==> flow/design.v (excerpt) <==
module matvecmult(
    CLK,
    RST,
    vector_x,
    vector_b,
    vector_y,
    Q,
    A,
    finish
);
Size in the first run: about 3100 cells after synthesis, roughly 520 I/O pins, about 0.022 mm² of cells after synthesis.
Settings: LEC_CHECK=0, ABC_AREA=1, CAP_MARGIN=30, CELL_PAD_IN_SITES_DETAIL_PLACEMENT=0, CORE_ASPECT_RATIO=1.76, CORE_MARGIN=2, CORE_UTILIZATION=43, CTS_CLUSTER_DIAMETER=247, CTS_CLUSTER_SIZE=48, GPL_ROUTABILITY_DRIVEN=1, HOLD_SLACK_MARGIN=0.3, MIN_ROUTING_LAYER=met1, PLACE_DENSITY_LB_ADDON=0.29, SETUP_SLACK_MARGIN=-0.76, SLEW_MARGIN=0, TNS_END_PERCENT=5; clock period 11.2 ns.
run.sh (not shown) runs the stock make flow with config.mk's settings and CLKGATE_MAP_FILE=.
Then changed:
- CORE_ASPECT_RATIO: 1.76 -> unset
- CORE_UTILIZATION: 43 -> 30
- HOLD_SLACK_MARGIN: 0.3 -> unset
- SLEW_MARGIN: 0 -> 20
What happened: The new run went through all stages and came out clean; non-clock buffer count goes up by 11; sequential cell count is unchanged; routed wire length goes down by 4.3%; clock skew goes down by 0.018 ns; hold slack is about the same; critical path depth goes up by 2; die area goes up by 42%; core utilization goes down by 17 points.
Then changed:
- CORE_UTILIZATION: 30 -> 65
- CTS_CLUSTER_DIAMETER: 247 -> unset
- CTS_CLUSTER_SIZE: 48 -> 61
- PLACE_DENSITY_LB_ADDON: 0.29 -> unset
- SETUP_SLACK_MARGIN: -0.76 -> 0.16
- TNS_END_PERCENT: 5 -> 65
- clock period: 11.2 -> 7.65 ns (I/O delays scaled with it)
Outcome:
- This time the run died in global routing
- area after synthesis is unchanged
- synthesized cell count stays the same
- die area shrinks by well over a third
Then changed:
- ABC_AREA: 1 -> unset
- CAP_MARGIN: 30 -> 20
- CELL_PAD_IN_SITES_DETAIL_PLACEMENT: 0 -> unset
- CORE_UTILIZATION: 65 -> 40
- CTS_CLUSTER_SIZE: 61 -> unset
- GPL_ROUTABILITY_DRIVEN: 1 -> unset
- MIN_ROUTING_LAYER: met1 -> unset
- SETUP_SLACK_MARGIN: 0.16 -> unset
- TNS_END_PERCENT: 65 -> unset
- clock period: 7.65 -> 10.0 ns (I/O delays scaled with it)
Outcome: The new run produced a clean layout. Die area increases by 47%. Area after synthesis goes down by 8.8%. Synthesized cell count goes down by 32%.
Then changed:
- ABC_AREA: unset -> 1
- CORE_UTILIZATION: 40 -> 52
- CTS_CLUSTER_DIAMETER: unset -> 227
- CTS_CLUSTER_SIZE: unset -> 90
- GPL_TIMING_DRIVEN: unset -> 0
- PLACE_DENSITY: unset -> 0.37
- TNS_END_PERCENT: unset -> 35
The changed run reached the layout checks and failed them: setup timing.
Maximum frequency went down by 2.4%.
Clock-buffer cell count stays the same.
Worst setup slack gets worse by 0.24 ns.
Routed wire length went down by 4.0%.
Utilization went up by 11 points.


Setup of v18:
The RTL this note starts from:
==> flow/design.v <==
module matvecmult(
    CLK,
    RST,
    vector_x,
    vector_b,
    vector_y,
    Q,
    A,
    finish
);
input               CLK;
input               RST;
input       [127:0]	vector_x;
input       [127:0]	vector_b;
output  reg [127:0]	vector_y;
input       [127:0]	Q;
output  reg [3:0]   A;
output  reg         finish;
integer i;
integer j;
reg [7:0] vector_x_w[0:15],vector_x_r[0:15];
reg [7:0] vector_b_w[0:15],vector_b_r[0:15];
reg [7:0] vector_y_w[0:15],vector_y_r[0:15];
reg [7:0] part_matrix_a_w[0:15],part_matrix_a_r[0:15];
reg       finish_w,finish_r;
reg [3:0] counter_w,counter_r;
reg [7:0] temp;
always @(*) begin
    vector_x_w[0] = vector_x[7:0];
    vector_x_w[1] = vector_x[15:8];
    vector_x_w[2] = vector_x[23:16];
    vector_x_w[3] = vector_x[31:24];
    vector_x_w[4] = vector_x[39:32];
    vector_x_w[5] = vector_x[47:40];
    vector_x_w[6] = vector_x[55:48];
    vector_x_w[7] = vector_x[63:56];
    vector_x_w[8] = vector_x[71:64];
    vector_x_w[9] = vector_x[79:72];
    vector_x_w[10] = vector_x[87:80];
    vector_x_w[11] = vector_x[95:88];
    vector_x_w[12] = vector_x[103:96];
    vector_x_w[13] = vector_x[111:104];
    vector_x_w[14] = vector_x[119:112];
    vector_x_w[15] = vector_x[127:120];
    vector_b_w[0] = vector_b[7:0];
    vector_b_w[1] = vector_b[15:8];
    vector_b_w[2] = vector_b[23:16];
    vector_b_w[3] = vector_b[31:24];
    vector_b_w[4] = vector_b[39:32];
    vector_b_w[5] = vector_b[47:40];
    vector_b_w[6] = vector_b[55:48];
    vector_b_w[7] = vector_b[63:56];
    vector_b_w[8] = vector_b[71:64];
    vector_b_w[9] = vector_b[79:72];
    vector_b_w[10] = vector_b[87:80];
    vector_b_w[11] = vector_b[95:88];
    vector_b_w[12] = vector_b[103:96];
    vector_b_w[13] = vector_b[111:104];
    vector_b_w[14] = vector_b[119:112];
    vector_b_w[15] = vector_b[127:120];
    part_matrix_a_w[0] = Q[7:0];
    part_matrix_a_w[1] = Q[15:8];
    part_matrix_a_w[2] = Q[23:16];
    part_matrix_a_w[3] = Q[31:24];
    part_matrix_a_w[4] = Q[39:32];
    part_matrix_a_w[5] = Q[47:40];
    part_matrix_a_w[6] = Q[55:48];
    part_matrix_a_w[7] = Q[63:56];
    part_matrix_a_w[8] = Q[71:64];
    part_matrix_a_w[9] = Q[79:72];
    part_matrix_a_w[10] = Q[87:80];
    part_matrix_a_w[11] = Q[95:88];
    part_matrix_a_w[12] = Q[103:96];
    part_matrix_a_w[13] = Q[111:104];
    part_matrix_a_w[14] = Q[119:112];
    part_matrix_a_w[15] = Q[127:120];
    for(i=0;i<=15;i=i+1) begin
        vector_y_w[i] = vector_y_r[i];
    end
    temp =  2*part_matrix_a_w[15]*vector_x_w[0]+
            2*part_matrix_a_w[14]*vector_x_w[1]+
            2*part_matrix_a_w[13]*vector_x_w[2]+
            2*part_matrix_a_w[12]*vector_x_w[3]+
            2*part_matrix_a_w[11]*vector_x_w[4]+
            2*part_matrix_a_w[10]*vector_x_w[5]+
            2*part_matrix_a_w[9]*vector_x_w[6]+
            2*part_matrix_a_w[8]*vector_x_w[7]+
            2*part_matrix_a_w[7]*vector_x_w[8]+
            2*part_matrix_a_w[6]*vector_x_w[9]+
            2*part_matrix_a_w[5]*vector_x_w[10]+
            2*part_matrix_a_w[4]*vector_x_w[11]+
            2*part_matrix_a_w[3]*vector_x_w[12]+
            2*part_matrix_a_w[2]*vector_x_w[13]+
            2*part_matrix_a_w[1]*vector_x_w[14]+
            2*part_matrix_a_w[0]*vector_x_w[15];
    finish_w = 1'b0;
    counter_w = counter_r;
    if(RST)
        counter_w = 1'b0;
    else if(counter_r<4'b1111) begin
        i = counter_r;
        vector_y_w[i] = vector_y_r[i]+temp+vector_b_w[i];
        counter_w = counter_r+1'b1;
    end
    else begin
        finish_w = 1'b1;
        if(finish_r==1'b0)
            vector_y_w[15] = vector_y_r[15]+temp+vector_b_w[15];
        else
            vector_y_w[15] = vector_y_r[15];
    end
    finish = finish_r;
    A = counter_w;
    vector_y = {vector_y_r[15],vector_y_r[14],vector_y_r[13],vector_y_r[12],vector_y_r[11],vector_y_r[10],vector_y_r[9],vector_y_r[8],vector_y_r[7],vector_y_r[6],vector_y_r[5],vector_y_r[4],vector_y_r[3],vector_y_r[2],vector_y_r[1],vector_y_r[0]};
end
always @(posedge CLK or posedge RST) begin
    if (RST) begin
        counter_r <= 1'b0;
        finish_r <= 1'b0;
        for(i=0;i<=15;i=i+1) begin
            part_matrix_a_r[i]<=1'b0;
            vector_y_r[i]<=1'b0;
        end
    end
    else begin
        counter_r <= counter_w;
        finish_r <= finish_w;
        for(i=0;i<=15;i=i+1) begin
            part_matrix_a_r[i]<=part_matrix_a_w[i];
            vector_y_r[i]<=vector_y_w[i];
        end
    end
end
endmodule
==> flow/config.mk <==
export PLATFORM = sky130hd
export DESIGN_NAME = matvecmult
export DESIGN_NICKNAME = matvecmult
export VERILOG_FILES = /design/flow/design.v
export SDC_FILE = /design/flow/constraint.sdc
export NUM_CORES = 4
export LEC_CHECK = 0
export CAP_MARGIN = 0
export CELL_PAD_IN_SITES_GLOBAL_PLACEMENT = 3
export CORE_ASPECT_RATIO = 0.93
export CORE_MARGIN = 2
export CORE_UTILIZATION = 40
export CTS_CLUSTER_DIAMETER = 50
export CTS_CLUSTER_SIZE = 11
export GPL_TIMING_DRIVEN = 0
export MAX_ROUTING_LAYER = met4
export MIN_ROUTING_LAYER = met2
export PLACE_DENSITY_LB_ADDON = 0.1
export SLEW_MARGIN = 20
export TNS_END_PERCENT = 75
==> flow/constraint.sdc <==
create_clock -name core_clock -period 10.0 [get_ports {CLK}]
set_input_delay 2.0000 -clock core_clock [delete_from_list [all_inputs] [get_ports {CLK}]]
set_output_delay 2.0000 -clock core_clock [all_outputs]
set_load 0.01 [all_outputs]
Seen in the log of v18: FLW-0024 during global placement, after which the run never completed.
What v36 does differently from v18 at the input level:
Settings: CTS_CLUSTER_SIZE no longer set, was 11; GPL_TIMING_DRIVEN no longer set, was 0; MAX_ROUTING_LAYER no longer set, was met4; CORE_UTILIZATION now 62, was 40; TNS_END_PERCENT no longer set, was 75; CORE_ASPECT_RATIO no longer set, was 0.93; CELL_PAD_IN_SITES_GLOBAL_PLACEMENT no longer set, was 3; PLACE_DENSITY_LB_ADDON no longer set, was 0.1; CTS_CLUSTER_DIAMETER no longer set, was 50; MIN_ROUTING_LAYER no longer set, was met2; CAP_MARGIN now 20, was 0; the clock period (ns, I/O delays scaled along) now 15.0, was 10.0.
--- outcome ---
From v18 to v36 the numbers moved as follows: chip height now sits lower, area of the die shrank by about 35%.
Diff v18 -> v36 | area of the core | down by more than a quarter
Comparing v18 against v36, there is no change at all in post-synthesis share of cell area spent on full adders, half adders and majority gates.
Re synthesized cell count: no difference whatsoever between v18 and v36.
Taking v18 as 1.0, v36 lands at 0.833 on number of standard-cell rows in the floorplan.
Between v18 and v36, die width decreased.
Having completed the whole flow, v36 delivered a layout that passed the timing, DRC and antenna checks.
The summed standard-cell area reported by yosys of v36 and that of v18 are within noise of each other.
--- input diff v36..v51 ---
Settings: putting CTS_CLUSTER_SIZE at 83 where nothing was set; putting SETUP_SLACK_MARGIN at -0.66 where nothing was set; swapping 62 for 56 in CORE_UTILIZATION; swapping 15.0 for 7.1 in the clock period (ns, I/O delays scaled along).
### Flow results
- From the logs: v51 reached the end of the flow and failed the layout checks with setup timing.
- | detailed-placement wirelength estimate | v51 vs v36 | worse |
- Going from v36 to v51, summed area of non-filler cells in the final layout grew by more than 10%.
- Going from v36 to v51, count of clock-buffer cells in the layout shrinks by 1.
- Diff v36 -> v51 | core utilization | increase of 2.8 points
- v51 ended up with fa_1 as its critical path's slowest cell; v36 ended up with clkdlybuf4s50_1.
- v36 vs v51, critical path startpoint: vector_x[97] vs vector_x[41]
- Compared v36 against v51; clock latency of the later-clocked register in the worst-skew pair within noise.
